$ cat flow/design.v
module unsigned_mult #(
parameter DWIDTH = 8  
)(
input  [  DWIDTH -1:0] op1    ,  
input  [  DWIDTH -1:0] op2    ,  
output [2*DWIDTH -1:0] result    
); 
assign result = op1 * op2;   
endmodule  
module signed_mult #(
parameter DWIDTH = 8  
)(
input  [  DWIDTH -1:0] op1    ,  
input  [  DWIDTH -1:0] op2    ,  
output [2*DWIDTH -1:0] result    
); 
wire   [  DWIDTH -1:0] abs_op1    ;   
wire   [  DWIDTH -1:0] abs_op2    ;   
wire   [2*DWIDTH -1:0] abs_result ;   
assign abs_op1 = op1[DWIDTH-1] ? (~op1 + 'd1) : op1;  
assign abs_op2 = op2[DWIDTH-1] ? (~op2 + 'd1) : op2;  
unsigned_mult #(
.DWIDTH (DWIDTH)  
)i_unsigned_mult_1(
 .op1    (abs_op1    ),  
 .op2    (abs_op2    ),  
 .result (abs_result )   
);  
assign result = (op1[DWIDTH-1] ^ op2[DWIDTH-1]) ? (~abs_result + 'd1) : abs_result; 
endmodule  
module comp_mult_1 #(
parameter DWIDTH = 8  
)(
input                              clk      ,  
input                              rst_n    ,  
input                              sw_rst   ,  
input                              op_val   ,  
output reg                         op_rdy   ,  
input      [      2*2*DWIDTH -1:0] op_data  ,  
output reg                         res_val  ,  
input                              res_rdy  ,  
output     [2*2*(DWIDTH + 1) -1:0] res_data    
); 
wire op_ld    ;  
reg  op_ld_d1 ;  
reg  op_ld_d2 ;  
reg  op_ld_d3 ;  
reg  op_ld_d4 ;  
reg  [  DWIDTH -1:0] x1 ;  
reg  [  DWIDTH -1:0] x2 ;  
reg  [  DWIDTH -1:0] y1 ;  
reg  [  DWIDTH -1:0] y2 ;  
reg  [  DWIDTH -1:0] mult_op1 ;  
reg  [  DWIDTH -1:0] mult_op2 ;  
wire [2*DWIDTH -1:0] prod     ;  
reg  [2*DWIDTH -1:0] prod_1_reg ;  
reg  [2*DWIDTH -1:0] prod_3_reg ;  
reg  [2*DWIDTH -1:0] xr         ;  
reg  [2*DWIDTH -1:0] yr         ;  
always @(posedge clk or negedge rst_n)
if(~rst_n)            op_rdy <= 1'b1 ; else
if(sw_rst)            op_rdy <= 1'b1 ; else
if(op_val & op_rdy)   op_rdy <= 1'b0 ; else 
if(res_val & res_rdy) op_rdy <= 1'b1 ; 
assign op_ld = op_val & op_rdy;
always @(posedge clk or negedge rst_n)
if(~rst_n) begin 
    op_ld_d1 <= 1'b0;
    op_ld_d2 <= 1'b0;
    op_ld_d3 <= 1'b0;
    op_ld_d4 <= 1'b0;
end else 
if(sw_rst) begin 
    op_ld_d1 <= 1'b0;
    op_ld_d2 <= 1'b0;
    op_ld_d3 <= 1'b0;
    op_ld_d4 <= 1'b0;
end else begin                        
    op_ld_d1 <= op_ld;     
    op_ld_d2 <= op_ld_d1;  
    op_ld_d3 <= op_ld_d2;  
    op_ld_d4 <= op_ld_d3;  
end 
always @(posedge clk or negedge rst_n)
if(~rst_n)    res_val <= 1'b0 ; else  
if(sw_rst)    res_val <= 1'b0 ; else  
if(op_ld_d4)  res_val <= 1'b1 ; else  
if(res_rdy)   res_val <= 1'b0 ;       
always @(posedge clk or negedge rst_n)
if(~rst_n) begin 
    x1 <= 'd0;
    y1 <= 'd0;
    x2 <= 'd0;
    y2 <= 'd0;
end else 
if(sw_rst) begin 
    x1 <= 'd0;
    y1 <= 'd0;
    x2 <= 'd0;
    y2 <= 'd0;
end else 
if(op_ld) begin                        
    x1 <= op_data[4*DWIDTH -1 -: DWIDTH]; 
    y1 <= op_data[3*DWIDTH -1 -: DWIDTH]; 
    x2 <= op_data[2*DWIDTH -1 -: DWIDTH]; 
    y2 <= op_data[1*DWIDTH -1 -: DWIDTH]; 
end 
always @(*)
casex({op_ld_d1, op_ld_d2, op_ld_d3, op_ld_d4})
4'b1xxx: mult_op1 = x1  ;
4'b01xx: mult_op1 = y1  ;
4'b001x: mult_op1 = x1  ;
4'b0001: mult_op1 = x2  ;
default: mult_op1 = 'd0 ;
endcase 
always @(*)
casex({op_ld_d1, op_ld_d2, op_ld_d3, op_ld_d4})
4'b1xxx: mult_op2 = x2  ;
4'b01xx: mult_op2 = y2  ;
4'b001x: mult_op2 = y2  ;
4'b0001: mult_op2 = y1  ;
default: mult_op2 = 'd0 ;
endcase
signed_mult #(
.DWIDTH (DWIDTH)  
) i_signed_mult (
 .op1    (mult_op1),  
 .op2    (mult_op2),  
 .result (prod    )   
);  
always @(posedge clk or negedge rst_n)
if(~rst_n)   prod_1_reg <= 'b0 ; else 
if(sw_rst)   prod_1_reg <= 'b0 ; else 
if(op_ld_d1) prod_1_reg <= prod;           
always @(posedge clk or negedge rst_n)
if(~rst_n)   xr <= 'b0              ; else 
if(sw_rst)   xr <= 'b0              ; else 
if(op_ld_d2) xr <= prod_1_reg - prod;      
always @(posedge clk or negedge rst_n)
if(~rst_n)   prod_3_reg <= 'b0 ; else 
if(sw_rst)   prod_3_reg <= 'b0 ; else 
if(op_ld_d3) prod_3_reg <= prod;           
always @(posedge clk or negedge rst_n)
if(~rst_n)   yr <= 'b0              ; else 
if(sw_rst)   yr <= 'b0              ; else 
if(op_ld_d4) yr <= prod_3_reg + prod;       
assign res_data = {{{'d2{xr[2*DWIDTH-1]}},xr},
                   {{'d2{yr[2*DWIDTH-1]}},yr}};  
endmodule  
module comp_mult_2 #(
parameter DWIDTH = 8  
)(
input                              clk      ,  
input                              rst_n    ,  
input                              sw_rst   ,  
input                              op_val   ,  
output reg                         op_rdy   ,  
input      [      2*2*DWIDTH -1:0] op_data  ,  
output reg                         res_val  ,  
input                              res_rdy  ,  
output     [2*2*(DWIDTH + 1) -1:0] res_data    
); 
wire op_ld    ;  
reg  op_ld_d1 ;  
reg  op_ld_d2 ;  
reg  [  DWIDTH -1:0] x1 ;  
reg  [  DWIDTH -1:0] x2 ;  
reg  [  DWIDTH -1:0] y1 ;  
reg  [  DWIDTH -1:0] y2 ;  
wire [  DWIDTH -1:0] mult0_op2 ;  
wire [  DWIDTH -1:0] mult1_op2 ;  
wire [2*DWIDTH -1:0] prod1 ;  
wire [2*DWIDTH -1:0] prod2 ;  
reg  [ 2*DWIDTH-1:0] xr ;  
reg  [ 2*DWIDTH-1:0] yr ;  
always @(posedge clk or negedge rst_n)
if(~rst_n)            op_rdy <= 1'b1 ; else
if(sw_rst)            op_rdy <= 1'b1 ; else
if(op_val & op_rdy)   op_rdy <= 1'b0 ; else 
if(res_val & res_rdy) op_rdy <= 1'b1 ; 
assign op_ld = op_val & op_rdy;
always @(posedge clk or negedge rst_n)
if(~rst_n) begin 
    op_ld_d1 <= 1'b0;
    op_ld_d2 <= 1'b0;
end else 
if(sw_rst) begin 
    op_ld_d1 <= 1'b0;
    op_ld_d2 <= 1'b0;
end else begin                        
    op_ld_d1 <= op_ld; 
    op_ld_d2 <= op_ld_d1; 
end 
always @(posedge clk or negedge rst_n)
if(~rst_n)    res_val <= 1'b0 ; else  
if(sw_rst)    res_val <= 1'b0 ; else  
if(op_ld_d2)  res_val <= 1'b1 ; else  
if(res_rdy)   res_val <= 1'b0 ;       
always @(posedge clk or negedge rst_n)
if(~rst_n) begin 
    x1 <= 'd0;
    y1 <= 'd0;
    x2 <= 'd0;
    y2 <= 'd0;
end else 
if(sw_rst) begin 
    x1 <= 'd0;
    y1 <= 'd0;
    x2 <= 'd0;
    y2 <= 'd0;
end else 
if(op_ld) begin                        
    x1 <= op_data[4*DWIDTH -1 -: DWIDTH]; 
    y1 <= op_data[3*DWIDTH -1 -: DWIDTH]; 
    x2 <= op_data[2*DWIDTH -1 -: DWIDTH]; 
    y2 <= op_data[1*DWIDTH -1 -: DWIDTH]; 
end 
assign mult0_op2 = op_ld_d1 ? x2 : y2 ;  
assign mult1_op2 = op_ld_d1 ? y2 : x2 ;  
signed_mult #(
.DWIDTH (DWIDTH)  
)i_signed_mult_0(
 .op1    (x1        ),  
 .op2    (mult0_op2 ),  
 .result (prod1     )   
);  
signed_mult #(
.DWIDTH (DWIDTH)  
)i_signed_mult_1(
 .op1    (y1        ),  
 .op2    (mult1_op2 ),  
 .result (prod2     )   
);  
always @(posedge clk or negedge rst_n)
if(~rst_n)   xr <= 'b0             ; else 
if(sw_rst)   xr <= 'b0             ; else 
if(op_ld_d1) xr <= prod1 - prod2 ;       
always @(posedge clk or negedge rst_n)
if(~rst_n)   yr <= 'b0           ; else 
if(sw_rst)   yr <= 'b0           ; else 
if(op_ld_d2) yr <= prod1 + prod2 ;       
assign res_data = {{{'d2{xr[2*DWIDTH-1]}},xr},
                   {{'d2{yr[2*DWIDTH-1]}},yr}};  
endmodule  
module comp_mult_4 #(
parameter DWIDTH = 8  
)(
input                              clk      ,  
input                              rst_n    ,  
input                              sw_rst   ,  
input                              op_val   ,  
output reg                         op_rdy   ,  
input      [      2*2*DWIDTH -1:0] op_data  ,  
output reg                         res_val  ,  
input                              res_rdy  ,  
output     [2*2*(DWIDTH + 1) -1:0] res_data    
); 
wire op_ld;  
wire [  DWIDTH -1:0] x1 ;  
wire [  DWIDTH -1:0] x2 ;  
wire [  DWIDTH -1:0] y1 ;  
wire [  DWIDTH -1:0] y2 ;  
wire [2*DWIDTH -1:0] prod1  ;  
wire [2*DWIDTH -1:0] prod2  ;  
wire [2*DWIDTH -1:0] prod3  ;  
wire [2*DWIDTH -1:0] prod4  ;  
reg  [2*DWIDTH-1 :0] xr ;  
reg  [2*DWIDTH-1 :0] yr ;  
always @(posedge clk or negedge rst_n)
if(~rst_n)            op_rdy <= 1'b1 ; else
if(sw_rst)            op_rdy <= 1'b1 ; else
if(op_val & op_rdy)   op_rdy <= 1'b0 ; else 
if(res_rdy)           op_rdy <= 1'b1 ; 
assign op_ld = op_val & op_rdy;
always @(posedge clk or negedge rst_n)
if(~rst_n)              res_val <= 1'b0 ; else  
if(sw_rst)              res_val <= 1'b0 ; else  
if(op_ld)               res_val <= 1'b1 ; else  
if(res_rdy)             res_val <= 1'b0 ;       
assign x1 = op_data[4*DWIDTH -1 -: DWIDTH]; 
assign y1 = op_data[3*DWIDTH -1 -: DWIDTH]; 
assign x2 = op_data[2*DWIDTH -1 -: DWIDTH]; 
assign y2 = op_data[1*DWIDTH -1 -: DWIDTH]; 
signed_mult #(
.DWIDTH (DWIDTH)  
)i_signed_mult_0(
 .op1    (x1     ),  
 .op2    (x2     ),  
 .result (prod1  )   
);  
signed_mult #(
.DWIDTH (DWIDTH)  
)i_signed_mult_1(
 .op1    (x1     ),  
 .op2    (y2     ),  
 .result (prod2  )   
);  
signed_mult #(
.DWIDTH (DWIDTH)  
)i_signed_mult_2(
 .op1    (x2     ),  
 .op2    (y1     ),  
 .result (prod3  )   
);  
signed_mult #(
.DWIDTH (DWIDTH)  
)i_signed_mult_3(
 .op1    (y1     ),  
 .op2    (y2     ),  
 .result (prod4  )   
);  
always @(posedge clk or negedge rst_n)
if(~rst_n)   xr <= 'b0           ; else 
if(sw_rst)   xr <= 'b0           ; else 
if(op_ld)    xr <= prod1 - prod4 ;       
always @(posedge clk or negedge rst_n)
if(~rst_n)   yr <= 'b0           ; else 
if(sw_rst)   yr <= 'b0           ; else 
if(op_ld)    yr <= prod2 + prod3 ;       
assign res_data = {{{'d2{xr[2*DWIDTH-1]}},xr},
                   {{'d2{yr[2*DWIDTH-1]}},yr}};  
endmodule  
module comp_mult_wrapper #(
parameter DWIDTH  = 8 ,  
parameter NO_MULT = 4    
)(
input                          clk      ,  
input                          rst_n    ,  
input                          sw_rst   ,  
input                          op_val   ,  
output                         op_rdy   ,  
input  [      2*2*DWIDTH -1:0] op_data  ,  
output                         res_val  ,  
input                          res_rdy  ,  
output [2*2*(DWIDTH + 1) -1:0] res_data    
); 
generate 
    if(NO_MULT == 4) begin : GEN_4_MULTS
        comp_mult_4 #(
        .DWIDTH (DWIDTH)  
        )i_comp_mult_4 (
        .clk      (clk      ),  
        .rst_n    (rst_n    ),  
        .sw_rst   (sw_rst   ),  
        .op_val   (op_val   ),  
        .op_rdy   (op_rdy   ),  
        .op_data  (op_data  ),  
        .res_val  (res_val  ),  
        .res_rdy  (res_rdy  ),  
        .res_data (res_data )   
        ); 
    end
    else if(NO_MULT == 2) begin : GEN_2_MULTS
        comp_mult_2 #(
        .DWIDTH (DWIDTH)  
        )i_comp_mult_2 (
        .clk      (clk      ),  
        .rst_n    (rst_n    ),  
        .sw_rst   (sw_rst   ),  
        .op_val   (op_val   ),  
        .op_rdy   (op_rdy   ),  
        .op_data  (op_data  ),  
        .res_val  (res_val  ),  
        .res_rdy  (res_rdy  ),  
        .res_data (res_data )   
        ); 
    end else if(NO_MULT == 1) begin : GEN_1_MULT
        comp_mult_1 #(
        .DWIDTH (DWIDTH)  
        )i_comp_mult_1 (
        .clk      (clk      ),  
        .rst_n    (rst_n    ),  
        .sw_rst   (sw_rst   ),  
        .op_val   (op_val   ),  
        .op_rdy   (op_rdy   ),  
        .op_data  (op_data  ),  
        .res_val  (res_val  ),  
        .res_rdy  (res_rdy  ),  
        .res_data (res_data )   
        ); 
    end
    else begin : ERROR
        initial begin 
            $display("%M ERROR: Invalid number of multipliers, NO_MULT should be 1, 2 or 4 \n");
            $stop;
        end 
    end 
endgenerate 
endmodule  
module comp_mult_top #(
parameter NO_MULT   = 4     ,  
parameter APB_BADDR = 0     ,  
parameter SYS_AW    = 16    ,  
parameter REG_DW    = 16       
)(
input                    clk         ,  
input                    rst_n       ,  
input      [ SYS_AW-1:0] apb_paddr   ,  
input                    apb_psel    ,  
input                    apb_penable ,  
input                    apb_pwrite  ,  
input      [REG_DW -1:0] apb_pwdata  ,  
output                   apb_pready  ,  
output reg [REG_DW -1:0] apb_prdata  ,  
output reg               apb_pslverr ,  
output reg               mem_ce      ,  
output reg               mem_we      ,  
output reg [SYS_AW -1:0] mem_addr    ,  
output reg [     8 -1:0] mem_wr_data ,  
input      [     8 -1:0] mem_rd_data    
);
localparam DWIDTH = 8 ;
localparam IDLE   = 2'b00;  
localparam RD_OPS = 2'b01;  
localparam WORK   = 2'b10;  
localparam WR_RES = 2'b11;  
reg  [       REG_DW -1:0] op1_addr      ;  
reg  [       REG_DW -1:0] op2_addr      ;  
reg  [       REG_DW -1:0] res_addr      ;  
reg  [       REG_DW -1:0] no_op         ;  
reg  [       REG_DW -1:0] cfg_start     ;  
reg  [       REG_DW -1:0] sts_stop      ;  
wire                      wr_op1_addr   ;  
wire                      wr_op2_addr   ;  
wire                      wr_res_addr   ;  
wire                      wr_no_op      ;  
wire                      wr_cfg_start  ;  
wire                      wr_sts_stop   ;  
wire                      rd_sts_stop   ;  
wire                      rd_sts_state  ;  
wire                      sel_regs      ;  
reg                       op_val        ;  
wire                      op_rdy        ;  
wire [   2*2*DWIDTH -1:0] op_data       ;  
wire                      res_val       ;  
reg                       res_rdy       ;  
wire [2*2*(DWIDTH+1)-1:0] res_data      ;  
wire                      set_res_rdy   ;  
reg  [     3*DWIDTH -1:0] data_reg      ;  
reg  [            2 -1:0] sts_cstate    ;  
wire                      start         ;  
wire                      sw_rst        ;  
wire                      byte_rd_done  ;  
wire                      byte_wr_done  ;  
wire                      finish        ;  
wire                      next_op       ;  
reg                       mem_ce_d      ;  
reg                       mem_we_d      ;  
wire                      set_mem_ce    ;  
wire                      set_mem_we    ;  
reg  [            3 -1:0] byte_cnt      ;  
reg  [       REG_DW -1:0] op_cnt        ;  
comp_mult_wrapper #(
.DWIDTH  (DWIDTH  ),  
.NO_MULT (NO_MULT )   
) i_comp_mult_wrapper (
.clk      (clk     ),  
.rst_n    (rst_n   ),  
.sw_rst   (sw_rst  ),  
.op_val   (op_val  ),  
.op_rdy   (op_rdy  ),  
.op_data  (op_data ),  
.res_val  (res_val ),  
.res_rdy  (res_rdy ),  
.res_data (res_data)   
); 
assign apb_pready = 1'b1;  
assign wr_op1_addr  = apb_psel & apb_penable &  apb_pwrite & (apb_paddr == APB_BADDR + 0); 
assign wr_op2_addr  = apb_psel & apb_penable &  apb_pwrite & (apb_paddr == APB_BADDR + 1); 
assign wr_res_addr  = apb_psel & apb_penable &  apb_pwrite & (apb_paddr == APB_BADDR + 2); 
assign wr_no_op     = apb_psel & apb_penable &  apb_pwrite & (apb_paddr == APB_BADDR + 3); 
assign wr_cfg_start = apb_psel & apb_penable &  apb_pwrite & (apb_paddr == APB_BADDR + 4); 
assign wr_sts_stop  = apb_psel & apb_penable &  apb_pwrite & (apb_paddr == APB_BADDR + 5);  
assign rd_sts_stop  = apb_psel & apb_penable & ~apb_pwrite & (apb_paddr == APB_BADDR + 5);  
assign rd_sts_state = apb_psel & apb_penable & ~apb_pwrite & (apb_paddr == APB_BADDR + 6);  
assign sel_regs = wr_op1_addr  |
                  wr_op2_addr  |
                  wr_res_addr  |
                  wr_no_op     |
                  wr_cfg_start |
                  wr_sts_stop  |
                  rd_sts_stop  |
                  rd_sts_state ;
always @(posedge clk or negedge rst_n)
if(~rst_n)        apb_pslverr <= 'd0         ; else   
if(apb_pslverr)   apb_pslverr <= 'd0         ; else   
if(apb_penable)   apb_pslverr <= ~sel_regs   ;        
always @(posedge clk or negedge rst_n)
if(~rst_n)          op1_addr  <= 'd0            ; else  
if(wr_op1_addr)     op1_addr  <= apb_pwdata     ; else  
if(byte_rd_done)    op1_addr  <= op1_addr + 'd2 ;
always @(posedge clk or negedge rst_n)
if(~rst_n)          op2_addr  <= 'd0            ; else  
if(wr_op2_addr)     op2_addr  <= apb_pwdata     ; else  
if(byte_rd_done)    op2_addr  <= op2_addr + 'd2 ;
always @(posedge clk or negedge rst_n)
if(~rst_n)          res_addr  <= 'd0            ; else  
if(wr_res_addr)     res_addr  <= apb_pwdata     ; else  
if(byte_wr_done)    res_addr  <= res_addr + 'd6 ;
always @(posedge clk or negedge rst_n)
if(~rst_n)          no_op     <= 'd0            ; else  
if(wr_no_op)        no_op     <= apb_pwdata     ;       
always @(posedge clk or negedge rst_n)              
if(~rst_n)          cfg_start <= 'd0            ; else  
if(~sw_rst & start) cfg_start <= 'd0            ; else  
if(wr_cfg_start)    cfg_start <= apb_pwdata     ;       
always @(posedge clk or negedge rst_n)        
if(~rst_n)          sts_stop  <= 'd0            ; else  
if(wr_sts_stop)     sts_stop  <= apb_pwdata     ; else  
if(finish)          sts_stop  <= {{REG_DW-1{1'b0}}, 1'b1} ;  
always @(posedge clk or negedge rst_n)
if(~rst_n)          apb_prdata <= 'd0                            ; else  
if(rd_sts_stop)     apb_prdata <= sts_stop                       ; else  
if(rd_sts_state)    apb_prdata <= {{REG_DW-2{1'b0}}, sts_cstate} ;       
assign start  = cfg_start[0] & (no_op > 'd0);
assign sw_rst = cfg_start[1];
always @(posedge clk or negedge rst_n)
if(~rst_n) 
    sts_cstate <= IDLE;      
else if(sw_rst) 
    sts_cstate <= IDLE; 
else begin 
    case(sts_cstate)
        IDLE    : if(start)                 
                    sts_cstate <= RD_OPS;   
                  else
                    sts_cstate <= IDLE;
        RD_OPS  : if(byte_rd_done)  
                    sts_cstate <= WORK;     
                  else 
                    sts_cstate <= RD_OPS;
        WORK    : if(res_val)
                    sts_cstate <= WR_RES;   
                  else 
                    sts_cstate <= WORK;
        default : if(finish) 
                    sts_cstate <= IDLE;     
                  else if(next_op)
                    sts_cstate <= RD_OPS;   
                  else 
                    sts_cstate <= WR_RES;
    endcase 
end   
assign byte_rd_done = (sts_cstate == RD_OPS) & (byte_cnt == 3'd3);   
assign byte_wr_done = (sts_cstate == WR_RES) & (byte_cnt == 3'd5);   
assign next_op      = byte_wr_done & (op_cnt != (no_op - 'd1));      
assign finish       = byte_wr_done & (op_cnt == (no_op - 'd1));      
always @(posedge clk or negedge rst_n)
if(~rst_n)          byte_cnt <= 3'd0            ; else  
if(byte_rd_done)    byte_cnt <= 3'd0            ; else  
if(byte_wr_done)    byte_cnt <= 3'd0            ; else  
if(mem_ce)          byte_cnt <= byte_cnt + 3'd1 ;       
always @(posedge clk or negedge rst_n)
if(~rst_n)          op_cnt <= 'd0          ; else  
if(finish)          op_cnt <= 'd0          ; else  
if(next_op)         op_cnt <= op_cnt + 'd1 ;       
always @(posedge clk or negedge rst_n)
if(~rst_n)          op_val <= 1'b0; else   
if(byte_rd_done)    op_val <= 1'b1; else   
if(op_val & op_rdy) op_val <= 1'b0;        
always @(posedge clk or negedge rst_n)
if(~rst_n)          data_reg <= 'd0; else   
if(mem_ce_d & ~mem_we_d) begin              
    case(byte_cnt)
        3'b001 :    data_reg[3*DWIDTH-1 : 2*DWIDTH] <= mem_rd_data;  
        3'b010 :    data_reg[2*DWIDTH-1 : 1*DWIDTH] <= mem_rd_data;  
        3'b011 :    data_reg[1*DWIDTH-1 : 0       ] <= mem_rd_data;  
        default:    data_reg                        <= data_reg; 
    endcase 
end 
assign op_data = {data_reg, mem_rd_data};  
assign set_res_rdy = (sts_cstate == WR_RES) & (byte_cnt == 3'd4);  
always @(posedge clk or negedge rst_n)
if(~rst_n)       res_rdy <= 1'b0; else   
if(set_res_rdy)  res_rdy <= 1'b1; else   
if(byte_wr_done) res_rdy <= 1'b0;        
always @(*) 
    if(sts_cstate == RD_OPS)
        if(byte_cnt < 3'd2) mem_addr = op1_addr + byte_cnt       ; else  
                            mem_addr = op2_addr + byte_cnt - 'd2 ;       
    else  
                            mem_addr = res_addr + byte_cnt;              
always @(*)
    case(byte_cnt)
        3'b000  : mem_wr_data <= res_data[25:18];           
        3'b001  : mem_wr_data <= res_data[33:26];           
        3'b010  : mem_wr_data <= {6'd0, res_data[35:34]};   
        3'b011  : mem_wr_data <= res_data[ 7:0 ];           
        3'b100  : mem_wr_data <= res_data[15:8 ];           
        default : mem_wr_data <= {6'd0, res_data[17:16]};   
    endcase 
assign set_mem_ce = ((sts_cstate == IDLE)   & start   ) |   
                    ((sts_cstate == WR_RES) & next_op ) |   
                    ((sts_cstate == WORK)   & res_val ) ;   
always @(posedge clk or negedge rst_n)
if(~rst_n)        mem_ce <= 1'b0; else  
if(set_mem_ce)    mem_ce <= 1'b1; else  
if(byte_rd_done | byte_wr_done) 
                  mem_ce <= 1'b0;       
assign set_mem_we = (sts_cstate == WORK) & res_val;  
always @(posedge clk or negedge rst_n)
if(~rst_n)        mem_we <= 1'b0; else     
if(set_mem_we)    mem_we <= 1'b1; else     
if(byte_wr_done)  mem_we <= 1'b0;          
always @(posedge clk or negedge rst_n)
if(~rst_n) mem_ce_d <= 1'b0   ; else       
if(sw_rst) mem_ce_d <= 1'b0   ; else       
           mem_ce_d <= mem_ce ;        
always @(posedge clk or negedge rst_n)    
if(~rst_n) mem_we_d <= 1'b0   ; else       
if(sw_rst) mem_we_d <= 1'b0   ; else       
           mem_we_d <= mem_we ;
endmodule  
$ cat flow/run.sh
#!/bin/bash
# the make line also repeats each setting of config.mk as NAME=value (left out here)
make -C /OpenROAD-flow-scripts/flow DESIGN_CONFIG=/design/flow/config.mk WORK_HOME=/design/flow/orfs CLKGATE_MAP_FILE= finish
$ cat flow/config.mk
export PLATFORM = sky130hd
export DESIGN_NAME = comp_mult_top
export DESIGN_NICKNAME = comp_mult_top
export VERILOG_FILES = /design/flow/design.v
export SDC_FILE = /design/flow/constraint.sdc
export NUM_CORES = 4
export LEC_CHECK = 0
export ABC_AREA = 1
export CAP_MARGIN = 20
export CORE_MARGIN = 2
export CORE_UTILIZATION = 68
export CTS_CLUSTER_SIZE = 98
export PLACE_DENSITY = 0.42
export SLEW_MARGIN = 20
export TNS_END_PERCENT = 5
$ cat flow/constraint.sdc
create_clock -name core_clock -period 4.04 [get_ports {clk}]
set_input_delay 0.8080 -clock core_clock [delete_from_list [all_inputs] [get_ports {clk}]]
set_output_delay 0.8080 -clock core_clock [all_outputs]
set_load 0.01 [all_outputs]
==> run notes, run 1 <==
Notes on the physical implementation.

- Across the routed clock network, the largest skew measured is approximately 0.016 ns.
- The commonest cells after synthesis are 809 x sky130_fd_sc_hd__nand2_1, 696 x sky130_fd_sc_hd__inv_1, 346 x sky130_fd_sc_hd__nor2_1, 227 x sky130_fd_sc_hd__ha_1, 183 x sky130_fd_sc_hd__dfrtp_1.
- The end-of-flow timing check tallies setup violations at 32.
- The post-synthesis cell count from yosys is between 3000 and 4000, for reference.
- The internal power of the cells totals between 3 and 4 mW.
- The number of warnings issued by yosys is 2, for reference.
- The DRC violation count after routing is 0, for reference.
- The clock sink total is 184, for reference.
- The first global-routing pass estimated 134 mm of wire.
- The number of buffers created by CTS is 17, for reference.
- The count of unique library cells instantiated by Yosys is between 50 and 60, for reference.
- The instance tally after logic synthesis is between 3000 and 4000, for reference.
- The share of total power dissipated in the clock network is 0.427.
- The average via count per standard cell is between 6 and 7, for reference.
- The count of vias placed by the detailed router is approximately 27000, for reference.
- The launch point of the worst register-to-register path is recorded as data_reg[9].
- The script computed a power per unit cell area of ~150 nW/µm².
- The initial antenna violation count is 2, for reference.
- Per the synth log, the flip-flop and latch total comes to between 150 and 200.
- The net count after synthesis is approximately 3800.
- The flow ran to the end, but the layout failed its checks.
- For this design the top-level I/O count stands at 89.
- In the routed netlist, the antenna diode instances number 0.
- The H-tree depth is 4, for reference.
- The simple logic cell fraction of the synthesized area is 0.268, for reference.
- Max-cap violations in this run came to 0.
- The slowest stage of the critical path belongs to the cell sky130_fd_sc_hd__fa_1.
- By instance count, the cell type seen most on the critical path is sky130_fd_sc_hd__inv_1.
- Dividing the final minimum period by the clock period gives 1.73.
- The area of the synthesized netlist per yosys stat is 23200 µm², for reference.
- Per the GRT congestion report, total overflow comes to 0.
- The fraction of power spent switching nets is 0.311, for reference.
- The area fraction in mux cells is 0.000486, for reference.
- The total area inside the core boundary comes to approximately 34000 µm².
- The routed design could run at a clock period as short as about 7.0 ns.
- For this sky-water flow run, the detailed-routed wirelength per cell is reported as 21.8 µm.
- The buffer-and-inverter tally for the worst setup path is 10, for reference.
- The signed area change from the synthesized netlist to the final layout is 27.0%, for reference.
- The iteration count of the initial detailed-routing pass is 21, for reference.
- The via count of the first global-routing pass came to about 27000.
- The floorplan step records an initial core utilization of 0.691.
- The reported clock group power is 1.87 mW, for reference.
- Per the final report, max-transition violations number 0.
- The fraction of the mapped netlist area in adder cells is 0.251, for reference.
- The commonest register cell is sky130_fd_sc_hd__dfrtp_1.
- The least setup slack across all paths after layout is -2.97 ns, for reference.
- The mean instance size in the synthesized netlist is roughly 6.9 µm², for reference.
- The CTS root buffer is sky130_fd_sc_hd__clkbuf_16, for reference.
- Of the total power, combinational logic draws 0.152.
- The analysis reports a worst IR drop on VDD of 0.332 mV.
- The xor-xnor portion of the synthesized cell area is 0.0544, for reference.
- Entering global routing, the biggest net connects roughly 100 pins.
- The largest share of the power goes to the clock network.
- The leakage dissipation is approximately 16 nW, for reference.
- The number of hold-repair buffers added at the cts stage is 0, for reference.
- Measured against its own limit, the worst slew margin works out to 0.352.
- The compound-gate portion of the synthesized area is 0.101, for reference.
- By area the synthesized netlist is led by sky130_fd_sc_hd__dfrtp_1 20%, sky130_fd_sc_hd__nand2_1 13%, sky130_fd_sc_hd__fa_1 13%.
- The instance count on the critical path is 37, for reference.
- The combinational power is approximately 0.67 mW, for reference.
- The top logic cell family in the synthesized netlist is simple AND/OR/NAND/NOR gates, for reference.
- Of all cell types, the one taking the most synthesized area is sky130_fd_sc_hd__dfrtp_1.
- The number of antenna-violating nets in the routed design is 0, for reference.
- After the last flow step, the layout net total stands at ~4200.
- The floorplan row count is 67, for reference.
- After clock tree synthesis, the clock-pin slew on the worst setup and hold paths is roughly 0.090 ns.
- The category of the most critical setup path is reg -> reg, for reference.
- Note that the worst hold path type here is in -> async.
- The worst-case reg-to-reg setup slack stands at -2.97 ns.
- The critical path endpoint has a required time of between 4 and 5 ns.
- The final RePlAce weighted congestion is between 0.9 and 1, for reference.
- The sequential fraction of the synthesis area is 0.199, for reference.
- The proportion of netlist area held by the largest area contributor is 0.198, for reference.
- The full die area is approximately 36000 µm², for reference.
- After detailed routing, the total wire length is ~93 mm.
- Note, the detailed placer reported a final HPWL of ~60 mm.
- The checks that failed were negative setup slack.
- The relative contribution of sequential cells to total power is 0.421, for reference.
- The leading cell type by number of instances after synthesis is sky130_fd_sc_hd__nand2_1, for reference.
- From bottom edge to top edge, the die measures around 190 µm.
- The maximum achievable frequency is 143 MHz, for reference.
- Setup repair after global routing could not meet its margin everywhere.
- The cell area after synthesis is 23200 µm², for reference.
- On the critical path the data arrives at roughly 7.4 ns.
- The worst-path maximum fanout is 5, for reference.
- The startpoint type of the worst setup path is a register, for reference.
- Per the synth stats, the proportion of register bits with asynchronous set or reset is 1.00.
- The top cell family by delay on the critical path is adder cells, for reference.
- The insertion delay to the later sink of the worst-skew pair is 0.49 ns, for reference.
- From left edge to right edge, the die measures around 190 µm.
- Yosys mapped a number of flops with a built-in enable equal to 0.
- The longest incremental delay of any stage on the critical path is reported as around 0.54 ns.
- The switching power is approximately 1.4 mW, for reference.
- Per report_power, the Sequential row totals about 1.8 mW.
- The final layout reports a setup TNS of -57.95 ns.
- The number of cells on the worst reg-to-reg path is 37, for reference.
- The final core utilization is 0.877, for reference.
- The worst setup path is captured at a register.
- The beginning of the critical path is data_reg[9], for reference.
- On the final layout, the worst hold slack is roughly 0.42 ns.
- Looking at the max-slew report, the worst-margin pin has a slew of 0.971 ns.
- The buffer_ports step reported a buffer count of ~87.
- The violation count after the first detailed-routing iteration is 4309, for reference.
- No sink is reached through more buffers than the 2 on the longest clock path.
- The number of warnings in the stage logs is 48, for reference.
- The TritonCTS clock tree is built, for reference.
- The count of endpoints failing hold in the final timing report is 0, for reference.
- Overall routing resource usage recorded by global route was 0.480.
## layout make-up
type,instances,area [µm²]
multi-input cells,2418,17100
flip-flops and latches,184,4610
fillers,1730,4110
repair buffers,484,3890
inverters,703,2660
well taps,448,561
clock buffers,18,439
clock inverters,14,175
## what timing repair did
action                                 4_1_cts  5_1_grt
endpoints found under the hold margin        0        0
setup buffers                               12       12
gates cloned                                 0        0
gates resized                              157      162
setup endpoints to repair                   38       44
pin swaps                                   51       57
## stage by stage
stage                     instances  power, mW  setup WS (ns)  area, µm²
after floorplan                3367       2.13          -2.19      23600
after global placement         4213       2.42          -2.88      27500
after detailed placement       4213       2.44          -3.26      27500
after CTS                      4257       4.24          -2.34      28800
after global routing           4269       4.44          -3.13      29400
final                          4269       4.38          -2.97      29400
## metal layers
metal / share of wire / vias to the layer above / track usage / wire [µm]
li1: - / 11430 / - / -
met1: 0.31 / 12367 / 0.521 / 29300
met2: 0.44 / 2522 / 0.791 / 41300
met3: 0.13 / 1016 / 0.134 / 12100
met4: 0.11 / 0 / 0.377 / 10300
met5: 0 / - / 0.00549 / 0
==> run 2: changes to the inputs <==
Settings changed: CORE_UTILIZATION 68 to 60, CTS_CLUSTER_SIZE 98 to unset, PLACE_DENSITY 0.42 to unset, TNS_END_PERCENT 5 to unset.
Clock period 4.04 ns to 11.3 ns, I/O delays scaled along.
==> run 2 against run 1 <==
The run now finishes clean. Flip-flop count is the same. Setup slack improved by 4.9 ns. Combinational power down 77%. Sequential power fell by 64%. Final area is 15% lower. First-iteration DRC count is 59% lower. Sequential share of layout area grew 2.7 points. Global-route usage is 14 points lower. Register-to-register slack improved by 6.2 ns. Clock power shrank 66%. Synthesized cell count unchanged. Core utilization decreased by 21 points. Critical path type is now in -> reg.
==> run notes, run 2 <==
Notes on the physical implementation.

- Measured along the x axis, the die boundary spans roughly 200 µm.
- The proportion of register bits with asynchronous set or reset after synthesis is 1.00, for reference.
- The clock network power reported by the tool is about 0.64 mW.
- The first-pass GRT wire length is roughly 110 mm, for reference.
- Among cell families on the critical path, the largest total delay comes from adder cells.
- The report shows a maximum critical-path fanout of 16.
- The stage delay of the slowest cell on the critical path is 0.53 ns, for reference.
- Per the timing report, the most critical flop-to-flop path originates at data_reg[8].
- The overflow left after global routing is 0, for reference.
- Looking at the clock tree report, the H-tree level count equals 4.
- The leakage dissipation is between 10 and 15 nW, for reference.
- The post-route clock period utilization is 0.833, for reference.
- The share of the Yosys chip area taken by registers is 0.199.
- The power per cell area is between 50 and 60 nW/µm², for reference.
- The share of total power dissipated in combinational logic is 0.105.
- At the floorplan stage, the core utilization is reported as 0.612.
- The number of nets handed over by synthesis was 3788.
- Setup repair after global routing left no endpoint under its margin.
- The count of input and output buffers is 87, for reference.
- The tool flagged a number of max-cap violations equal to 0.
- Combinational power for this build is ~0.15 mW.
- The first detailed-routing pass took 6 iterations.
- The slack of the worst reg-to-reg path is between 3 and 4 ns, for reference.
- The switching power is ~0.43 mW, for reference.
- The via count of the first global-routing pass came to between 20000 and 25000.
- Note, the detailed placer reported a final HPWL of ~55 mm.
- The insertion delay to the later sink of the worst-skew pair is 0.49 ns, for reference.
- In this design, the critical path's most frequently occurring cell is sky130_fd_sc_hd__inv_1.
- The power report lists cell-internal power as approximately 1.0 mW.
- The number of top-level pins is ~90, for reference.
- Post-CTS repair changed the size of 0 cells.
- Data on the critical path is required at its endpoint by between 10 and 15 ns.
- STA classifies the critical path endpoint as a register.
- The category of the most critical setup path is in -> reg, for reference.
- The transition time at the pin with the least slew margin is 1.02 ns, for reference.
- Clock-pin slew was measured on the worst setup and hold paths at around 0.08 ns.
- Among all flip-flop cells after synthesis, the most frequent one is sky130_fd_sc_hd__dfrtp_1.
- The critical path contains buffers and inverters numbering 10 combined.
- Counting flops with a built-in enable in the synthesized netlist gives 0.
- The area of the synthesized netlist per yosys stat is approximately 23000 µm², for reference.
- Counting buffers and inverters, the worst setup path is 37 cells deep.
- The clock arrives with ~0.011 ns of skew.
- The floorplan core area is ~38000 µm², for reference.
- The routed design shows a via density per instance of about 5.6.
- The CTS root buffer is sky130_fd_sc_hd__clkbuf_16, for reference.
- Of the total power, the share spent switching nets is 0.294.
- The full die area is 40200 µm², for reference.
- The fraction of the mapped netlist area in adder cells is 0.251, for reference.
- The flow ran to the end and the layout has no timing, DRC or antenna violations.
- Per the run report, area growth between synthesis and finish was 8.38%.
- By area, the combinational part of the netlist is dominated by simple AND/OR/NAND/NOR gates.
- The overall routing resource usage is 0.344, for reference.
- The placement summary gives the final routability congestion estimate as between 0.9 and 1.
- The antenna diode count is 0, for reference.
- The largest net degree at the start of global routing is ~75, for reference.
- Per the CTS log, the buffer count on the longest clock path is 2.
- The endpoint arrival time on the critical path is approximately 10 ns, for reference.
- The area fraction in mux cells is 0.000486, for reference.
- The leading cell type by number of instances after synthesis is sky130_fd_sc_hd__nand2_1, for reference.
- The initial antenna violation count is 0.
- The type of the tightest min-delay check is reg -> reg, for reference.
- A synthesized cell averages between 6 and 7 µm².
- The worst register-to-register path has a depth of 38.
- From the final report, the count of setup violators was given as 0.
- The max-slew violation count is 0, for reference.
- The CTS log lists the clock sinks for this run as around 180.
- The compound-gate portion of the synthesized area is 0.101, for reference.
- Nets still carrying antenna violations after routing amount to 0.
- The detailed router placed between 20000 and 25000 vias in this run.
- Power attributed to sequential cells is about 0.66 mW.
- Derived from the worst setup path, the maximum achievable clock frequency is between 100 and 150 MHz.
- The worst hold path was traced through 2 stages.
- The synthesis report lists the Yosys warning total as 2.
- STA classifies the critical path startpoint as a primary input.
- Per the post-synthesis report, the number of cells in the design is about 3400.
- The area fraction of the largest cell type after synthesis is 0.198.
- The worst slew margin relative to its limit is 0.318, for reference.
- In the synthesized netlist, the cells that appear most often are 809 x sky130_fd_sc_hd__nand2_1, 696 x sky130_fd_sc_hd__inv_1, 346 x sky130_fd_sc_hd__nor2_1, 227 x sky130_fd_sc_hd__ha_1, 183 x sky130_fd_sc_hd__dfrtp_1.
- The power share of the clock group is 0.441, for reference.
- The floorplan has ~71 rows.
- After detailed routing, the total wire length is approximately 68 mm.
- Of all cell types, the one taking the most synthesized area is sky130_fd_sc_hd__dfrtp_1.
- The layout filler cell count is 3362, for reference.
- The share of total power dissipated in sequential elements is 0.453.
- The count of endpoints failing hold in the final timing report is 0, for reference.
- The leading power group is registers, for reference.
- Buffers added to address setup during post-CTS repair amount to 0.
- The number of warnings in the stage logs is ~43, for reference.
- Per the detail_route report, routed wire per instance is about 17 µm.
- Per the detail_route report, DRC violations left total 0.
- The synthesized netlist was found by Yosys to have about 3400 cells.
- The gate-level netlist out of Yosys references between 50 and 60 unique cell types.
- The xor-xnor portion of the synthesized cell area is 0.0544, for reference.
- The post-route standard cell area excluding fillers is between 20000 and 30000 µm², for reference.
- Per the TritonCTS log, the buffer count is 17.
- The violation count after the first detailed-routing iteration is 1778, for reference.
- The number of register bits inferred by synthesis is 184, for reference.
- The number of nets at the end of the flow is 3843, for reference.
- Summing every instance area after synthesis gives ~23000 µm².
- Once placement finished, the instance area stood at 24500 µm².
- Per the STA report, the cell with the highest stage delay on the worst path is sky130_fd_sc_hd__clkdlybuf4s50_1.
- The clock period minus final worst setup slack is between 9 and 10 ns, for reference.
- The final report gives the core utilization as 0.664.
- The die outline height is about 200 µm, for reference.
- The cell-mix breakdown from Yosys lists the simple-gate area share as 0.268.
- IR analysis of the VDD net gives a maximum drop of ~0.11 mV.
- TritonCTS built the clock tree.
- After clock tree synthesis, the flow added hold-fix buffers numbering 0.
- The main area contributors are sky130_fd_sc_hd__dfrtp_1 20%, sky130_fd_sc_hd__nand2_1 13%, sky130_fd_sc_hd__fa_1 13%.
- The beginning of the critical path is mem_rd_data[0], for reference.
- The sum of negative setup slack is 0 ns, for reference.
## run 2: cell type report
class / instances / area [µm²] / area share
Clock buffer: 17 / 425 / 0.0169
Clock inverter: 15 / 184 / 0.00732
Inverter: 703 / 2640 / 0.105
Multi-Input combinational cell: 2418 / 15700 / 0.624
Sequential cell: 184 / 4610 / 0.183
Tap cell: 511 / 639 / 0.0255
Timing Repair Buffer: 98 / 957 / 0.0381
## run 2: metal layers
layer / global-route usage / up-vias / wire length (µm)
li1: - / 10658 / -
met3: 0.0516 / 193 / 4200
met2: 0.593 / 823 / 32400
met5: 0 / - / 0
met1: 0.414 / 10551 / 27600
met4: 0.190 / 0 / 3990
## run 2: through the flow
stage / hold slack [ns] / setup WS (ns) / power, mW / instances
after floorplan: 0.449 / 2.93 / 0.755 / 3367
after detailed placement: 0.469 / 1.51 / 0.822 / 3914
after global placement: 0.470 / 1.65 / 0.819 / 3914
final: 0.490 / 1.89 / 1.45 / 3946
after global routing: 0.510 / 1.32 / 1.50 / 3946
after CTS: 0.487 / 2.04 / 1.46 / 3946
==> run 3: changes to the inputs <==
Settings changed: ABC_AREA 1 to 0, CAP_MARGIN 20 to 25, CELL_PAD_IN_SITES_DETAIL_PLACEMENT set to 1, CORE_MARGIN 2 to 7, CORE_UTILIZATION 60 to 41, CTS_CLUSTER_SIZE set to 40, GPL_ROUTABILITY_DRIVEN set to 1, GPL_TIMING_DRIVEN set to 0, HOLD_SLACK_MARGIN set to 0.19, MAX_ROUTING_LAYER set to met5, PLACE_DENSITY_LB_ADDON set to 0.17, SETUP_SLACK_MARGIN set to 0.67.
Clock period 11.3 ns to 9.98 ns, I/O delays scaled along.
==> run 3 against run 2 <==
Still clean on timing, DRC and antenna. Synthesized cell count fell by 26%. Critical path depth down 8. Setup slack got worse by 0.97 ns. Final area decreased by 4.2%. Clock skew rose by 0.014 ns. Sequential share of layout area grew 0.81 points. Die size increased by 46%. Register-to-register slack got worse by 2.1 ns. Core utilization decreased by 20 points. Largest power group is now combinational cells.
==> run notes, run 3 <==
Notes on the physical implementation.

- The flow ran to the end and the layout has no timing, DRC or antenna violations.
- The share of total power dissipated in sequential elements is 0.285.
- Hold repair after CTS inserted 0 buffers.
- The global route stage reports its total congestion overflow as 0.
- The first routing iteration left a little under 800 violations.
- The launch point of the critical path was reported as mem_rd_data[0].
- Across every metal layer, demand over resource in global routing totals 0.230.
- The cell area after synthesis is between 20000 and 25000 µm², for reference.
- The initial antenna violation count is 0, for reference.
- The number of antenna-violating nets in the routed design is 0, for reference.
- The final report lists the setup-violating endpoint count as 0.
- The count of unique library cells instantiated by Yosys is ~85, for reference.
- Data on the critical path arrives at its endpoint at 9.47 ns.
- The DRC violation count after routing is 0, for reference.
- The top cell family by delay on the critical path is adder cells, for reference.
- Setup slack on the worst reg-to-reg path comes out at roughly 1.1 ns.
- Of the total synthesized cell area, the portion taken by AND-OR and OR-AND cells is 0.145.
- Switching power as a fraction of the total was reported as 0.416.
- Before antenna repair, the detailed router went through 6 iterations.
- The number of buffers created by CTS is 17, for reference.
- For reference, the top cells by area after synthesis are sky130_fd_sc_hd__dfrtp_1 21%, sky130_fd_sc_hd__fa_1 14%, sky130_fd_sc_hd__ha_1 13%.
- At floorplan, the net count of the design was reported as just under 3000.
- The footprint of the flip-flops and latches is 4610 µm², for reference.
- The number of warnings in the stage logs is 42, for reference.
- In this run, synthesis produced a sequential element count of around 180.
- The leakage dissipation is 11.6 nW, for reference.
- In this run the layout overhead on the synthesized area is reported as 12.5%.
- The switching power is 1.09 mW, for reference.
- Setup repair after global routing could not meet its margin everywhere.
- The count of endpoints failing hold in the final timing report is 0, for reference.
- The final RePlAce weighted congestion is just over 0.9, for reference.
- The power share of the clock group is 0.279, for reference.
- The area occupied by multi-input gates is between 15000 and 20000 µm², for reference.
- On the reported timing paths, the clock transition at the registers reads ~0.08 ns.
- The TritonCTS clock tree is built, for reference.
- The number of warnings issued by yosys is 2, for reference.
- The internal power consumption is about 1.5 mW, for reference.
- The sequential fraction of the synthesis area is 0.215, for reference.
- The final layout report lists a filler cell count of 6091.
- The reg-to-reg critical path startpoint is data_reg[8], for reference.
- The placed instances occupy a cell area of ~23000 µm².
- The mean instance size in the synthesized netlist is 8.56 µm², for reference.
- The timing report notes that buffer and inverter cells on the critical path total 6.
- The report lists the number of standard-cell rows as approximately 83.
- The via count of the first global-routing pass was around 20000.
- The max-slew violation count is 0, for reference.
- The number of standard cells in the final layout excluding fillers is ~3300, for reference.
- For the worst flop-to-flop path, the logic depth is 27.
- The first-pass GRT wire length is approximately 110 mm, for reference.
- The endpoint of the worst hold path is apb_pslverr, for reference.
- After layout, the minimum clock period comes to about 9.1 ns.
- After floorplanning, the core was sized to cover a little over 50000 µm².
- The startpoint type of the worst setup path is a primary input, for reference.
- The power report attributes to the combinational group a share of 0.436.
- Per the Yosys statistics, synthesis produced between 2000 and 2500 cells.
- STA puts the critical path data required time at 10.39 ns.
- The maximum achievable frequency is roughly 110 MHz, for reference.
- In this run the VDD rail shows a maximum IR drop of about 0.14 mV.
- The stage delay of the slowest cell on the critical path is ~0.55 ns, for reference.
- Dividing the detail-routed via count by the number of cells gives between 5 and 6.
- The instance count on the critical path is 29, for reference.
- After synthesis, the most frequently instantiated cells are 331 x sky130_fd_sc_hd__nor2_1, 291 x sky130_fd_sc_hd__inv_1, 227 x sky130_fd_sc_hd__ha_1, 183 x sky130_fd_sc_hd__dfrtp_1, 178 x sky130_fd_sc_hd__nand2_1.
- The clock tree buffer depth is 2, for reference.
- After detailed routing, the total wire length is slightly below 70 mm.
- The cell-mix breakdown from Yosys lists the adder-cell area share as 0.272.
- The xor-xnor portion of the synthesized cell area is 0.103, for reference.
- The sum of negative setup slack is 0 ns, for reference.
- Hold timing on the final database bottoms out at a slack of between 0.4 and 0.5 ns.
- The CTS root buffer is sky130_fd_sc_hd__clkbuf_16, for reference.
- The flow reports power dissipated in combinational cells as around 1.1 mW.
- The routed length per instance is 20.6 µm, for reference.
- The full die area is 58700 µm², for reference.
- The die outline height is about 240 µm, for reference.
- The worst slew margin relative to its limit is 0.276, for reference.
- sky130_fd_sc_hd__nor2_1 is the most common cell in the netlist.
- The largest net degree at the start of global routing is approximately 76, for reference.
- At the pin with the least slew margin, the transition time is 1.08 ns.
- For reference, the mux area share after synthesis is 0.0288.
- At the later pin of the worst-skew pair, clock insertion delay measures approximately 0.50 ns.
- Among the non-sequential cells, adder cells take the most area.
- For this design the top-level I/O count stands at 89.
- The total power is 2.63 mW, for reference.
- The flow reports power dissipated in the clock network as around 0.73 mW.
- The clock tree synthesis step divided the H-tree into 4 levels.
- The number of clock sinks came to between 150 and 200.
- The slowest stage of the critical path belongs to the cell sky130_fd_sc_hd__fa_1.
- The post-route clock skew is 0.0251 ns, for reference.
- The leading power group is combinational cells, for reference.
- In the routed netlist, the antenna diode instances number 0.
- The power per cell area is around 110 nW/µm², for reference.
- The count of input and output buffers is roughly 85, for reference.
- The die is roughly 240 µm wide.
- The startpoint of the lowest-slack hold path is apb_pslverr, for reference.
- The post-synthesis cell type with the largest combined area is sky130_fd_sc_hd__dfrtp_1, for reference.
- The sequential power is ~0.75 mW, for reference.
- The sum of net half-perimeters after detailed placement is roughly 55 mm, for reference.
- The final route contains approximately 18000 vias.
- With fillers left out, the area of the finished cells amounts to between 20000 and 25000 µm².
- For this run, the leading register cell type out of synthesis is sky130_fd_sc_hd__dfrtp_1.
- The endpoint kind of the worst setup timing path is a register, for reference.
- Per the run summary, max-cap violations total 0.
- The cell seen most often among critical-path stages is sky130_fd_sc_hd__fa_1, for reference.
- The share of the core area taken by cells at floorplan is 0.416.
- The area fraction of the largest cell type after synthesis is 0.214.
- The proportion of register bits with asynchronous set or reset after synthesis is 1.00, for reference.
- The worst-path maximum fanout is 10, for reference.
- Of the available clock period, the critical path in the final layout requires 0.908.
- The simple logic cell fraction of the synthesized area is 0.165, for reference.
- The chip area line in the Yosys stat output reads roughly 21000 µm².
- The instance tally after logic synthesis is around 2500, for reference.
- The post-synth tally of flip-flops with integrated enable is 0, for reference.
- For reference, the most critical setup path is categorized as in -> reg.
- The number of placed cells counting well taps is approximately 3300, for reference.
- Along the worst hold path, the cell count comes to 1.
- The number of nets at the end of the flow is approximately 3000, for reference.
- The type of the tightest min-delay check is reg -> reg, for reference.
## run 3: area by class of cell
class                           instances  area share
Clock buffer                           17      0.0177
Multi-Input combinational cell       1922       0.644
Buffer                                100      0.0186
Inverter                              291      0.0456
Timing Repair Buffer                   93      0.0394
Sequential cell                       184       0.191
Tap cell                              680      0.0354
Clock inverter                         15     0.00785
## run 3: what timing repair did
action,CTS,global route
setup buffers,2,3
gates resized,42,51
pin swaps,5,6
endpoints found under the setup margin,15,9
## run 3: through the flow
stage | setup WS, ns | utilization
floorplan | 0.902 | -
global placement | -1.35 | 0.449
detailed placement | -1.64 | 0.450
CTS | 0.679 | 0.465
global route | 0.565 | 0.468
finish | 0.922 | 0.468
## run 3: metal layers
layer  up-vias  share of wire  track usage
met5         -              0            0
met4         0          0.044        0.104
met3       143          0.032       0.0345
met2       373           0.50        0.410
met1      9400           0.42        0.273
li1       8580              -            -
==> run 4: changes to the inputs <==
Settings changed: ABC_AREA 0 to unset, CAP_MARGIN 25 to 20, CELL_PAD_IN_SITES_DETAIL_PLACEMENT 1 to unset, CORE_MARGIN 7 to 2, CORE_UTILIZATION 41 to 58, CTS_CLUSTER_SIZE 40 to unset, GPL_ROUTABILITY_DRIVEN 1 to unset, GPL_TIMING_DRIVEN 0 to unset, HOLD_SLACK_MARGIN 0.19 to unset, MAX_ROUTING_LAYER met5 to unset, PLACE_DENSITY_LB_ADDON 0.17 to unset, SETUP_SLACK_MARGIN 0.67 to unset.
Clock period 9.98 ns to 5.22 ns, I/O delays scaled along.
==> run 4 against run 3 <==
Now fails the layout checks on negative setup slack. Critical path depth up 1. Core utilization up 31 points. Die size down 35%. Flip-flop count unchanged. Synthesized cell count unchanged. Count of clock-buffer cells in the layout up 5. Final area up 18%. Sequential power up 91%. First-iteration DRC count up 50%. Clock power up 94%.
==> run notes, run 4 <==
Notes on the physical implementation.

- The run finished, with violations left.
- The violated checks flagged are negative setup slack.
- The largest net degree at the start of global routing is ~110, for reference.
- Registers take ~4600 µm².
- The overall routing resource usage is 0.327, for reference.
- The endpoint kind of the worst setup timing path is a register, for reference.
- The layout report lists the multi-input gate area as approximately 17000 µm².
- The area of the synthesized netlist per yosys stat is approximately 21000 µm², for reference.
- The final core utilization is 0.782, for reference.
- In this run the tightest slew margin relative to its limit is 0.328.
- The clock tree buffer depth is 2, for reference.
- Per the detail_route report, routed wire per instance is 18.5 µm.
- Among the non-sequential cells, adder cells take the most area.
- The DRC violation count after routing is 0, for reference.
- Between clock sinks in the finished design, the worst skew comes to 0.0136 ns.
- The path with the worst hold slack has its endpoint at apb_pslverr.
- For this run, the slowest stage of the critical path takes about 0.54 ns.
- The number of register bits inferred by synthesis is 184, for reference.
- The internal portion of the total power is 4.35 mW.
- The iteration count of the initial detailed-routing pass is 5, for reference.
- STA classifies the critical path startpoint as a primary input.
- The antenna diode count is 0, for reference.
- The synthesized design contains 0 enable-type register cells.
- Dividing the detail-routed via count by the number of cells gives between 5 and 6.
- CTS placed an instance of sky130_fd_sc_hd__clkbuf_16 at the clock tree root.
- The proportion of netlist area held by the largest area contributor is 0.214, for reference.
- Per the log, the first TritonRoute iteration ended with a DRC count of roughly 1200.
- The cell-mix breakdown from Yosys lists the XOR/XNOR area share as 0.103.
- The number of nets at the end of the flow is about 3400, for reference.
- On the worst setup and hold paths after CTS, the clock-pin slew comes to approximately 0.070 ns.
- Per the OpenROAD timing report, the critical path contains 30 cells.
- Counting the buffers created by CTS gives 17.
- According to the hold report, the worst path is of the reg -> reg type.
- The beginning of the critical path is mem_rd_data[1], for reference.
- The post-synthesis cell count from yosys is 2497, for reference.
- The cell family contributing the most delay on the critical path is adder cells.
- After synthesis, the mean cell area works out to roughly 8.6 µm².
- The buffer-and-inverter tally for the worst setup path is 8, for reference.
- The reported clock group power is between 1 and 1.5 mW, for reference.
- The first-pass GRT wire length is ~100 mm, for reference.
- Setup total negative slack on the finished layout was measured at -28.92 ns.
- TritonCTS built the clock tree.
- Based on the critical path, the design can be clocked at up to roughly 140 MHz.
- At the end of routability-driven placement, the weighted congestion stood at 0.937.
- The endpoint arrival time on the critical path is 7.41 ns, for reference.
- The clock period minus final worst setup slack is 7.06 ns, for reference.
- The detail route stage leaves a number of antenna-violating nets equal to 0.
- The layout filler cell count is approximately 2500, for reference.
- Endpoints failing hold in the final report were tallied at 0.
- The worst setup timing slack at the placement stage is -2.72 ns, for reference.
- Per the detailed placement report, the placed cell area equals ~26000 µm².
- The initial antenna violation count is 0, for reference.
- In this run, the synthesized area fraction spent on adder and majority cells is recorded as 0.272.
- The full die area is 38400 µm², for reference.
- The reg-to-reg critical path startpoint is data_reg[0], for reference.
- The power share of the combinational group is 0.584, for reference.
- The floorplan core area is about 36000 µm², for reference.
- The clock sink total is roughly 180, for reference.
- During synthesis, Yosys emitted a total of 2 warnings.
- The switching power is approximately 2.5 mW, for reference.
- When the netlist entered floorplanning its net count stood at 2918.
- Per the detail_route report, the via count comes to just under 20000.
- The H-tree was split into 4 levels.
- STA lists the startpoint of the worst hold path as apb_pslverr.
- The area fraction in mux cells is 0.0288, for reference.
- The initial core utilization is 0.587, for reference.
- The simple logic cell fraction of the synthesized area is 0.165, for reference.
- The power per cell area is ~240 nW/µm², for reference.
- The total overflow left after global routing is 0.
- The number of failing setup endpoints in the final timing report is 23, for reference.
- According to the timing report, the data required time at the worst endpoint equals approximately 5.6 ns.
- Among all flip-flop cells after synthesis, the most frequent one is sky130_fd_sc_hd__dfrtp_1.
- Yosys mapped the design onto around 85 distinct sky130hd cell types.
- Looking at the VDD voltage map, the peak drop is ~0.22 mV.
- The number of max-cap violations is 0, for reference.
- The mapped netlist covers approximately 21000 µm².
- Clock latency on the worst-skew pair, taken at its later pin, is between 0.4 and 0.5 ns.
- The leakage dissipation is about 14 nW, for reference.
- The die is between 150 and 200 µm wide.
- The flow measured a signed area growth from synthesis to layout of 33.2%.
- Measured along the y axis, the die boundary spans approximately 200 µm.
- The number of warnings in the stage logs is around 48, for reference.
- The fraction of power spent switching nets is 0.364, for reference.
- Post-route period utilization is reported as 1.35.
- The via count of the first global-routing pass came to approximately 20000.
- Synthesis produced between 2000 and 2500 cells.
- Per the synthesis report, the AND-OR/OR-AND share of the synthesized area is 0.145.
- The number of cells on the worst reg-to-reg path is 27, for reference.
- The main area contributors are sky130_fd_sc_hd__dfrtp_1 21%, sky130_fd_sc_hd__fa_1 14%, sky130_fd_sc_hd__ha_1 13%.
- The flow reports power dissipated in sequential cells as around 1.4 mW.
- Summing internal, switching and leakage power gives ~6.8 mW.
- The floorplan row count is roughly 70, for reference.
- The power share of the clock group is 0.207, for reference.
- The power report attributes to the sequential group a share of 0.209.
- Per the synth stats, the proportion of register bits with asynchronous set or reset is 1.00.
- The commonest cells after synthesis are 331 x sky130_fd_sc_hd__nor2_1, 291 x sky130_fd_sc_hd__inv_1, 227 x sky130_fd_sc_hd__ha_1, 183 x sky130_fd_sc_hd__dfrtp_1, 178 x sky130_fd_sc_hd__nand2_1.
- The sum of net half-perimeters after detailed placement is roughly 48 mm, for reference.
- The post-route standard cell area excluding fillers is 28500 µm², for reference.
- After clock tree synthesis, the flow added hold-fix buffers numbering 0.
- The routed wire length is approximately 64 mm, for reference.
- The transition time at the pin with the least slew margin is 1.00 ns, for reference.
- The largest share of the power goes to combinational cells.
- The least setup slack across all paths after layout is -1.84 ns, for reference.
- Per Yosys stat, the portion of area used by sequential elements is 0.215.
- sky130_fd_sc_hd__nor2_1 is the most common cell in the netlist.
- The report gives the cell count of the worst hold path as 1.
- Per the final report, max-transition violations number 0.
- The worst-path maximum fanout is 4, for reference.
- The count of input and output buffers is between 80 and 90, for reference.
- The post-synthesis cell type with the largest combined area is sky130_fd_sc_hd__dfrtp_1, for reference.
- Setup repair after global routing could not meet its margin everywhere.
- The combinational power is 3.99 mW, for reference.
- The worst setup path is of the in -> reg kind.
- The critical path's slowest stage uses the library cell sky130_fd_sc_hd__fa_1.
- ~89 I/O pins were placed.
- The slack of the worst reg-to-reg path is -1.72 ns, for reference.
-- run 4: final cells by class --
cell class              instances  area share
clock buffers                  22      0.0163
well taps                     468      0.0206
clock inverters                10     0.00562
multi-input cells            1922       0.594
repair buffers                550       0.163
inverters                     291      0.0393
flip-flops and latches        184       0.162
-- run 4: repair_timing --
action / in CTS / in global routing
setup endpoints to repair: 26 / 28
buffers inserted: 61 / 37
resized: 193 / 150
pin swaps: 131 / 148
-- run 4: per-layer routing --
layer / wire [µm] / track usage / vias to the layer above / share of wire
met1: 25700 / 0.391 / 9685 / 0.40
met5: 0 / 0 / - / 0
met3: 2720 / 0.0356 / 147 / 0.043
met4: 3250 / 0.151 / 0 / 0.051
li1: - / - / 9304 / -
met2: 32200 / 0.593 / 595 / 0.50
-- run 4: through the flow --
stage          cells  hold slack, ns
5_1_grt         3447           0.452
4_1_cts         3419           0.435
2_1_floorplan   2497           0.438
6_report        3447           0.438
3_3_place_gp    3327           0.429
3_5_place_dp    3328           0.426
==> run 5: changes to the inputs <==
Settings changed: ABC_AREA set to 1, CAP_MARGIN 20 to 25, CORE_ASPECT_RATIO set to 1.29, CORE_MARGIN 2 to 8, CORE_UTILIZATION 58 to 72, CTS_CLUSTER_DIAMETER set to 227, CTS_CLUSTER_SIZE set to 98, GPL_ROUTABILITY_DRIVEN set to 0, GPL_TIMING_DRIVEN set to 1, HOLD_SLACK_MARGIN set to 0.19, PLACE_DENSITY_LB_ADDON set to 0.3, TNS_END_PERCENT set to 20.
Clock period 5.22 ns to 9.98 ns, I/O delays scaled along.
==> run 5 against run 4 <==
The run now finishes clean. Sequential share of layout area up 2.3 points. Global-route usage up 3.3 points. Area after synthesis increased by 8.4%. Synthesized cell count increased by 35%. Critical path type unchanged. Largest cell class unchanged. Largest power group is now registers. Highest routed layer unchanged.
==> run notes, run 5 <==
Notes on the physical implementation.

- The flow ran to the end and the layout has no timing, DRC or antenna violations.
- The slack of the worst reg-to-reg path is between 1.5 and 2 ns, for reference.
- The number of buffers created by CTS is 17, for reference.
- After clock tree synthesis, the repair step resized 0 gates.
- The die outline height is about 220 µm, for reference.
- The sequential power is between 0.7 and 0.8 mW, for reference.
- The script computed the net switching share of total power as 0.286.
- The endpoint kind of the worst setup timing path is a register, for reference.
- The TritonCTS clock tree is built, for reference.
- The leading power group is registers, for reference.
- The power share of the clock group is 0.424, for reference.
- The completed layout was analyzed and its total power is approximately 1.6 mW.
- The number of hold-repair buffers added at the cts stage is 0, for reference.
- In this run the count of I/O pins placed on the die edge is about 89.
- The iteration count recorded for the first detailed-route pass is 8.
- Per the repair_timing log after CTS, setup buffers inserted total 0.
- The power share of the combinational group is 0.107, for reference.
- The post-synthesis cell count from yosys is ~3400, for reference.
- According to the finish report, the design has a final net count of around 3800.
- The leading cell type by number of instances after synthesis is sky130_fd_sc_hd__nand2_1, for reference.
- The required time of the critical path is 10.29 ns, for reference.
- On the worst path, the slowest cell contributes a delay of 0.60 ns.
- Setup repair after global routing left no endpoint under its margin.
- The count of unique library cells instantiated by Yosys is 59, for reference.
- The signed area change from the synthesized netlist to the final layout is 7.71%, for reference.
- According to the floorplan report, the die width is around 170 µm.
- The number of cells on the worst reg-to-reg path is 36, for reference.
- Per the detail_route report, the via count comes to approximately 23000.
- Summed over all routing layers, the global router reports a total usage of 0.361.
- The count of input and output buffers is just under 90, for reference.
- In this design, the largest share of critical-path delay is due to adder cells.
- The worst-path maximum fanout is 16, for reference.
- The internal power consumption is ~1.1 mW, for reference.
- Per the synthesis report, the adder-cell share of the synthesized area is 0.251.
- The DRC violation count after routing is 0, for reference.
- For reference, the final report shows the max-slew violation count at 0.
- The floorplan row count is between 70 and 80, for reference.
- Checking hold timing, the worst path is listed with class reg -> reg.
- The power per cell area is between 60 and 70 nW/µm², for reference.
- The transition time at the pin with the least slew margin is about 1.1 ns, for reference.
- The critical path's slowest stage uses the library cell sky130_fd_sc_hd__fa_1.
- The maximum achievable frequency is about 110 MHz, for reference.
- The power report puts the leakage power at 14.0 nW.
- The number of warnings issued by yosys is 2, for reference.
- In the post-synthesis netlist, the biggest area contributors are sky130_fd_sc_hd__dfrtp_1 20%, sky130_fd_sc_hd__nand2_1 13%, sky130_fd_sc_hd__fa_1 13%.
- The sequential fraction of the synthesis area is 0.199, for reference.
- The xor-xnor portion of the synthesized cell area is 0.0544, for reference.
- The clock period minus final worst setup slack is approximately 9 ns, for reference.
- At the end of the flow the core is filled with cells to 0.788.
- Summed over all instances, the cell type with the most area after synthesis is sky130_fd_sc_hd__dfrtp_1.
- Hold analysis shows the worst path with a depth of 2.
- The average via count per standard cell is around 6, for reference.
- The count of endpoints failing hold in the final timing report is 0, for reference.
- Of the post-synthesis cell area, the dominant cell type holds 0.198.
- The worst setup path is launched from a primary input.
- The H-tree depth is 4, for reference.
- The post-synth tally of flip-flops with integrated enable is 0, for reference.
- The post-route clock skew is 0.0127 ns, for reference.
- The violation count after the first detailed-routing iteration is about 2600, for reference.
- The clock tree buffer depth is 2, for reference.
- The full die area is approximately 38000 µm², for reference.
- The least setup slack across all paths after layout is slightly above 0.8 ns, for reference.
- The relative contribution of sequential cells to total power is 0.469, for reference.
- The compound-gate portion of the synthesized area is 0.101, for reference.
- The arrival time of data at the worst endpoint is listed as roughly 9.5 ns.
- The first global-routing pass estimated around 110 mm of wire.
- The top logic cell family in the synthesized netlist is simple AND/OR/NAND/NOR gates, for reference.
- The clock sink total is around 180, for reference.
- In this run the number of cells on the critical path is 34.
- Setup total negative slack on the finished layout was measured at 0 ns.
- Once detailed placement completed, the half-perimeter wirelength came to 53.9 mm.
- The flow reports power dissipated in combinational cells as around 0.17 mW.
- The most used flip-flop cell after synthesis is sky130_fd_sc_hd__dfrtp_1, for reference.
- Per the detailed-route log, wirelength across all metal layers totals between 60 and 70 mm.
- The worst setup path is of the in -> reg kind.
- The reported clock group power is 0.675 mW, for reference.
- The beginning of the critical path is mem_rd_data[0], for reference.
- The via count of the first global-routing pass is approximately 23000, for reference.
- The slew check shows that the tightest pin keeps a relative margin of 0.292.
- Per the synth log, the flip-flop and latch total comes to between 150 and 200.
- In the CTS report, the clock slew at the register clock pins of the worst setup and hold paths is listed as around 0.070 ns.
- Per the GRT congestion report, total overflow comes to 0.
- The number of failing setup endpoints in the final timing report is 0, for reference.
- The logs give a warning total of about 44.
- Logged for this run, the post-placement worst setup slack is 0.548 ns.
- Across all hold checks on the routed design, the worst slack comes to roughly 0.5 ns.
- The number of maximum-capacitance violations recorded for the run is 0.
- The cell seen most often among critical-path stages is sky130_fd_sc_hd__nand2_1, for reference.
- Entering global routing, the biggest net connects 132 pins.
- The area fraction in mux cells is 0.000486, for reference.
- After synthesis, the most frequently instantiated cells are 809 x sky130_fd_sc_hd__nand2_1, 696 x sky130_fd_sc_hd__inv_1, 346 x sky130_fd_sc_hd__nor2_1, 227 x sky130_fd_sc_hd__ha_1, 183 x sky130_fd_sc_hd__dfrtp_1.
- The post-route clock period utilization is 0.919, for reference.
- IR analysis of the VDD net gives a maximum drop of roughly 0.094 mV.
- The cell area after synthesis is between 20000 and 25000 µm², for reference.
- The area of the synthesized netlist per yosys stat is ~23000 µm², for reference.
- The synthesized netlist handed to floorplanning was reported with a cell count of about 3400.
- Looking at the reg2reg group, the worst path starts from data_reg[8].
- The number of nets at floorplan is 3788, for reference.
- Counting both buffers and inverters, the worst setup path holds a total of 7.
- The floorplan core area is 31700 µm², for reference.
- The initial antenna violation count came to 0.
- A synthesized cell averages roughly 6.9 µm².
- The layout filler cell count is roughly 2300, for reference.
- Yosys reported that registers with async set or reset make up 1.00.
- The later pin in the worst-skew pair is clocked with a latency of 0.47 ns.
- In the final routed layout, each cell accounts on average for around 18 µm.
- The CTS root buffer is sky130_fd_sc_hd__clkbuf_16, for reference.
- The initial core utilization is 0.732, for reference.
- The switching power is ~0.45 mW, for reference.
- In this run, the synthesized area fraction spent on and/or/nand/nor cells is recorded as 0.268.
- Once detail routing completed, the nets flagged for antenna violations numbered 0.
[run 5: stage by stage]
step / cells / instance area (µm²)
6_report: 3855 / 25000
5_1_grt: 3854 / 25000
4_1_cts: 3852 / 24900
3_3_place_gp: 3820 / 24400
2_1_floorplan: 3367 / 23200
3_5_place_dp: 3820 / 24400
[run 5: area by class of cell]
class,count,area [µm²],area share
Multi-Input combinational cell,2418,15700,0.628
Sequential cell,184,4610,0.185
Inverter,703,2640,0.106
Timing Repair Buffer,99,967,0.0387
Tap cell,418,523,0.0210
Clock buffer,21,450,0.0180
Clock inverter,11,106,0.00426
Antenna cell,1,2.50,0.000100
[run 5: layer usage]
layer,wire [µm],vias to the layer above,GRT usage
met5,0,-,0
met4,6060,0,0.280
met3,5650,397,0.0659
met2,33900,1277,0.652
met1,23100,10737,0.366
li1,-,10639,-
No activity file was given, so power comes from the tool's default toggle rates.
